==> flow/design.v (excerpt) <==
module IIR_v#(
    parameter DW = 16,FW = 15
)(
    input clk,rst_n,en,
    input signed [DW-1:0] din,
    output wire signed [DW-1:0] dout,
    input [31:0]index,
    output wire signed [DW+FW-1:0] dout_W
    );
clock: 7.29 ns
lec_check: 0
abc_area: 1
cap_margin: 15
core_aspect_ratio: 0.5
core_margin: 2
core_utilization: 72
cts_cluster_diameter: 206
cts_cluster_size: 15
hold_slack_margin: 0.29
place_density_lb_addon: 0.13
setup_slack_margin: 2.14
slew_margin: 15
run.sh (not shown) runs the stock make flow with config.mk's settings and CLKGATE_MAP_FILE=.
The starting point died in clock tree synthesis (DPL-0033).
==> next run, changes <==
==> flow/config.mk (replaced) <==
export PLATFORM = sky130hd
export DESIGN_NAME = IIR_v
export DESIGN_NICKNAME = IIR_v
export VERILOG_FILES = /design/flow/design.v
export SDC_FILE = /design/flow/constraint.sdc
export NUM_CORES = 4
export LEC_CHECK = 0
export CAP_MARGIN = 20
export CORE_MARGIN = 2
export CORE_UTILIZATION = 25
export SLEW_MARGIN = 20
==> flow/constraint.sdc (replaced) <==
create_clock -name core_clock -period 17.4 [get_ports {clk}]
set_input_delay 3.4800 -clock core_clock [delete_from_list [all_inputs] [get_ports {clk}]]
set_output_delay 3.4800 -clock core_clock [all_outputs]
set_load 0.01 [all_outputs]
Effect: This time the run produced a clean layout. Die area goes up to 2.7 times its value. Area after synthesis goes down by 5.8%. Synthesized cell count is lower by 16%.
==> next run, changes <==
--- a/flow/config.mk
+++ b/flow/config.mk
@@ -9,3 +9,3 @@
 export CORE_MARGIN = 2
-export CORE_UTILIZATION = 25
+export CORE_UTILIZATION = 34
 export SLEW_MARGIN = 20
==> flow/constraint.sdc (replaced) <==
create_clock -name core_clock -period 13.4 [get_ports {clk}]
set_input_delay 2.6800 -clock core_clock [delete_from_list [all_inputs] [get_ports {clk}]]
set_output_delay 2.6800 -clock core_clock [all_outputs]
set_load 0.01 [all_outputs]
The changed run finished with timing, DRC and antenna clean.
Synthesized area is unchanged.
Design area grows by 15%.
Routed wire length came out higher by 7.4%.
Non-clock buffer count grows by 781.
First-iteration DRC count came out higher by 2.2%.
Hold slack is about the same.
Worst setup slack degrades by 730 ps.
Count of clock-buffer cells in the layout is unchanged.

========
== try-umber ==
Starting RTL as in the previous note.
==> flow/config.mk <==
export PLATFORM = sky130hd
export DESIGN_NAME = IIR_v
export DESIGN_NICKNAME = IIR_v
export VERILOG_FILES = /design/flow/design.v
export SDC_FILE = /design/flow/constraint.sdc
export NUM_CORES = 4
export LEC_CHECK = 0
export CAP_MARGIN = 20
export CORE_MARGIN = 2
export CORE_UTILIZATION = 48
export CTS_CLUSTER_DIAMETER = 168
export GPL_ROUTABILITY_DRIVEN = 0
export GPL_TIMING_DRIVEN = 0
export HOLD_SLACK_MARGIN = -0.04
export MIN_ROUTING_LAYER = met2
export PLACE_DENSITY = 0.42
export SETUP_SLACK_MARGIN = 1.19
export SLEW_MARGIN = 35
export TNS_END_PERCENT = 50
==> flow/constraint.sdc <==
create_clock -name core_clock -period 11.3 [get_ports {clk}]
set_input_delay 2.2600 -clock core_clock [delete_from_list [all_inputs] [get_ports {clk}]]
set_output_delay 2.2600 -clock core_clock [all_outputs]
set_load 0.01 [all_outputs]
Although try-umber finished all stages, its layout failed final checks on setup timing.
--- input diff try-umber..try-cedar ---
- CORE_UTILIZATION: 48 -> 66
- CTS_CLUSTER_DIAMETER: 168 -> unset
- TNS_END_PERCENT: 50 -> unset
- PLACE_DENSITY: 0.42 -> unset
- GPL_ROUTABILITY_DRIVEN: 0 -> unset
- HOLD_SLACK_MARGIN: -0.04 -> unset
- SETUP_SLACK_MARGIN: 1.19 -> unset
- SLEW_MARGIN: 35 -> 20
- MIN_ROUTING_LAYER: met2 -> unset
- GPL_TIMING_DRIVEN: 0 -> unset
- the clock period (ns, I/O delays scaled along): 11.3 -> 10.1
==> results <==
Layout checks on try-cedar: not met. Flow itself completed; violations: setup timing. Setup slack ends up lower on try-cedar. Clock transition at the registers of the reported paths: higher on try-cedar. Looking at final cell area excluding filler cells, try-cedar sits above try-umber. try-cedar vs. try-umber: final period utilization higher.
Input-level comparison between try-indigo and try-cedar:
- CORE_UTILIZATION now 72, was 66
- CTS_CLUSTER_SIZE now 40, previously not set
- the clock period (ns, I/O delays scaled along) now 11.3, was 10.1
### Flow results
try-indigo terminated abnormally: 5_1_grt reported GRT-0116.
What the final checks of try-cedar revealed, after a flow that finished every stage, was a layout that fails on setup timing.
try-indigo vs try-cedar: worst slack at placement up in try-indigo
try-indigo gives less height of the die than try-cedar did.
Post-cts sizing count was higher in try-indigo than in try-cedar.
In try-indigo relative to try-cedar, cell area reported after detailed placement had gone down slightly.
NOTE floorplan core area try-cedar->try-indigo decreased by a little under 10%
Of try-indigo and try-cedar, try-indigo shows the higher number of setup buffers added after CTS, with try-cedar below it.
When try-indigo is measured against try-cedar, its placer congestion estimate turns out 2.4% higher.
### try-indigo -> try-fjord
- HOLD_SLACK_MARGIN: unset -> -0.04
- GPL_TIMING_DRIVEN: unset -> 0
- CORE_UTILIZATION: 72 -> 48
- CTS_CLUSTER_DIAMETER: unset -> 89
- TNS_END_PERCENT: unset -> 50
- CTS_CLUSTER_SIZE: 40 -> 57
- SLEW_MARGIN: 20 -> 10
- MIN_ROUTING_LAYER: unset -> met2
- SETUP_SLACK_MARGIN: unset -> 1.19
- PLACE_DENSITY: unset -> 0.42
- GPL_ROUTABILITY_DRIVEN: unset -> 0
--- outcome ---
- Taking try-indigo as the reference, in try-fjord average cell area after synthesis flat, initial core utilization went down, post-CTS setup buffer count +114, count of boundary I/O pins about even.
- Status try-fjord: flow complete, layout not clean - setup timing

========
The RTL this note starts from:
==> flow/design.v <==
`timescale 1ns / 1ps
module IIR2nd#(
    parameter DW = 20,FW = 15
)(
    input clk,rst_n,en,
    input signed [DW-1:0] din,
    output logic signed[DW-1:0] dout,
    input [31:0]index
);
    localparam logic signed[DW-1:0] GAIN =41;
    function automatic logic signed[DW-1:0] DEN(input [31:0] i);
        case (i)
        32'd0:  DEN = -65446;
        32'd1:  DEN = -65421;
        32'd2:  DEN = -65381;
        32'd3:  DEN = -65325;
        32'd4:  DEN = -65252;
        32'd5:  DEN = -65163;
        32'd6:  DEN = -65058;
        32'd7:  DEN = -64938;
        32'd8:  DEN = -64801;
        32'd9:  DEN = -64648;
        32'd10: DEN = -64479;
        32'd11: DEN = -64294;
        32'd12: DEN = -64094;
        32'd13: DEN = -63877;
        32'd14: DEN = -63645;
        32'd15: DEN = -63397;
        32'd16: DEN = -63134;
        32'd17: DEN = -62855;
        32'd18: DEN = -62560;
        32'd19: DEN = -62250;
        default: DEN = 0;
        endcase
    endfunction
    localparam logic signed [DW-1:0] NUM0 = 32768, NUM1 = 0, NUM2 = -32768;
    wire signed [DW-1:0] n0;
    wire signed [DW-1:0] n1;
    wire signed [DW-1:0] n2;
    wire signed [DW-1:0] d1;
    wire signed [DW-1:0] d2;
    wire signed [DW-1:0] g ;
    assign    n0      = (NUM0);
    assign    n1     = (NUM1);
    assign    n2     = (NUM2);
    assign    d1     = (DEN(index));
    assign    d2     = (32686);
    assign    g      = (GAIN);
    logic signed [DW-1:0]   z1,z0;
    wire signed [DW-1:0] pn0;
    wire signed [DW-1:0] pn1;
    wire signed [DW-1:0] pn2;
    wire signed [DW-1:0] o ;
    wire signed [DW-1:0] pd1;
    wire signed [DW-1:0] pd2;
    assign        pn0    = 
    (((DW-FW)+(DW-FW)+(FW)+(FW))'(din)*((DW-FW)+(DW-FW)+(FW)+(FW))'(n0))>>>((FW)+(FW)-(FW));
    assign        pn1    = 
    (((DW-FW)+(DW-FW)+(FW)+(FW))'(din)*((DW-FW)+(DW-FW)+(FW)+(FW))'(n1))>>>((FW)+(FW)-(FW));
    assign        pn2    = 
    (((DW-FW)+(DW-FW)+(FW)+(FW))'(din)*((DW-FW)+(DW-FW)+(FW)+(FW))'(n2))>>>((FW)+(FW)-(FW));
    assign        o     =z0 + pn0;
    assign        pd1    = 
    (((DW-FW)+(DW-FW)+(FW)+(FW))'(o)*((DW-FW)+(DW-FW)+(FW)+(FW))'(d1))>>>((FW)+(FW)-(FW));
    assign        pd2    = 
    (((DW-FW)+(DW-FW)+(FW)+(FW))'(o)*((DW-FW)+(DW-FW)+(FW)+(FW))'(d2))>>>((FW)+(FW)-(FW));
    always_ff @( posedge clk ) begin 
        if(!rst_n) begin
            z0<=0; z1<=0;dout<=0;
        end else begin
            z0<=pn1 + z1 - pd1;
            z1<=pn2 - pd2;
            dout<=
    (((DW-FW)+(DW-FW)+(FW)+(FW))'(o)*((DW-FW)+(DW-FW)+(FW)+(FW))'(g))>>>((FW)+(FW)-(FW));
        end
    end
endmodule
module IIR#(
    parameter DW = 16,EW = 4
)(
    input clk,rst_n,en,
    input signed [DW-1:0] din,
    output logic signed [DW-1:0] dout,
    input [31:0]index,
    output logic signed [DW+EW-1:0] dout_W
    );
    localparam W = DW + EW;
    logic signed [W-1:0] din_W;
    assign din_W = din;
    assign dout = dout_W;
    IIR2nd #(W,DW-1)IIR2nd_inst(
    clk,rst_n,en, din_W, dout_W,index
        );
endmodule
`timescale 1ns / 1ps
module IIR_v#(
    parameter DW = 16,FW = 15
)(
    input clk,rst_n,en,
    input signed [DW-1:0] din,
    output wire signed [DW-1:0] dout,
    input [31:0]index,
    output wire signed [DW+FW-1:0] dout_W
    );
    IIR#(
        DW,FW
    )IIR_inst(
        clk,rst_n,en,din,dout,index,dout_W
    );
endmodule
clock: 8.18 ns
lec_check: 0
cap_margin: 20
core_aspect_ratio: 0.84
core_margin: 2
core_utilization: 72
cts_cluster_diameter: 147
cts_cluster_size: 99
setup_slack_margin: -0.81
slew_margin: 20
tns_end_percent: 5
The first run reached the layout checks and failed them: negative setup slack.
Edit:
CORE_ASPECT_RATIO = not set   (was 0.84)
CORE_UTILIZATION = 66   (was 72)
CTS_CLUSTER_DIAMETER = not set   (was 147)
CTS_CLUSTER_SIZE = not set   (was 99)
PLACE_DENSITY_LB_ADDON = 0.0   (was not set)
SETUP_SLACK_MARGIN = not set   (was -0.81)
clock period = 7.43 ns   (was 8.18 ns; I/O delays follow)
The changed run finished but fails on negative setup slack.
Hold slack got worse by 0.028 ns.
Clock-buffer cell count is lower by 1.
Routed wire length shrinks by 24%.
Flip-flop count stays the same.
Register-to-register slack gets better by 0.57 ns.
Edit:
CORE_UTILIZATION = 65   (was 66)
CTS_CLUSTER_SIZE = 58   (was not set)
MAX_ROUTING_LAYER = met4   (was not set)
PLACE_DENSITY_LB_ADDON = not set   (was 0.0)
TNS_END_PERCENT = not set   (was 5)
clock period = 12.7 ns   (was 7.43 ns; I/O delays follow)
The new run finished but failed the layout checks on negative setup slack.
Area after synthesis is unchanged.
Setup slack improves by 4.3 ns.
Sequential cell count does not change.
Global-route usage came out lower by 0.66 points.
Cell area fell slightly.
Edit:
CORE_UTILIZATION = 71   (was 65)
CTS_CLUSTER_DIAMETER = 235   (was not set)
CTS_CLUSTER_SIZE = 48   (was 58)
MAX_ROUTING_LAYER = not set   (was met4)
clock period = 12.5 ns   (was 12.7 ns; I/O delays follow)
Effect: The changed run completed, yet does not pass: negative setup slack. Utilization grows by 9.0 points. Cell area grows by 1.3%.
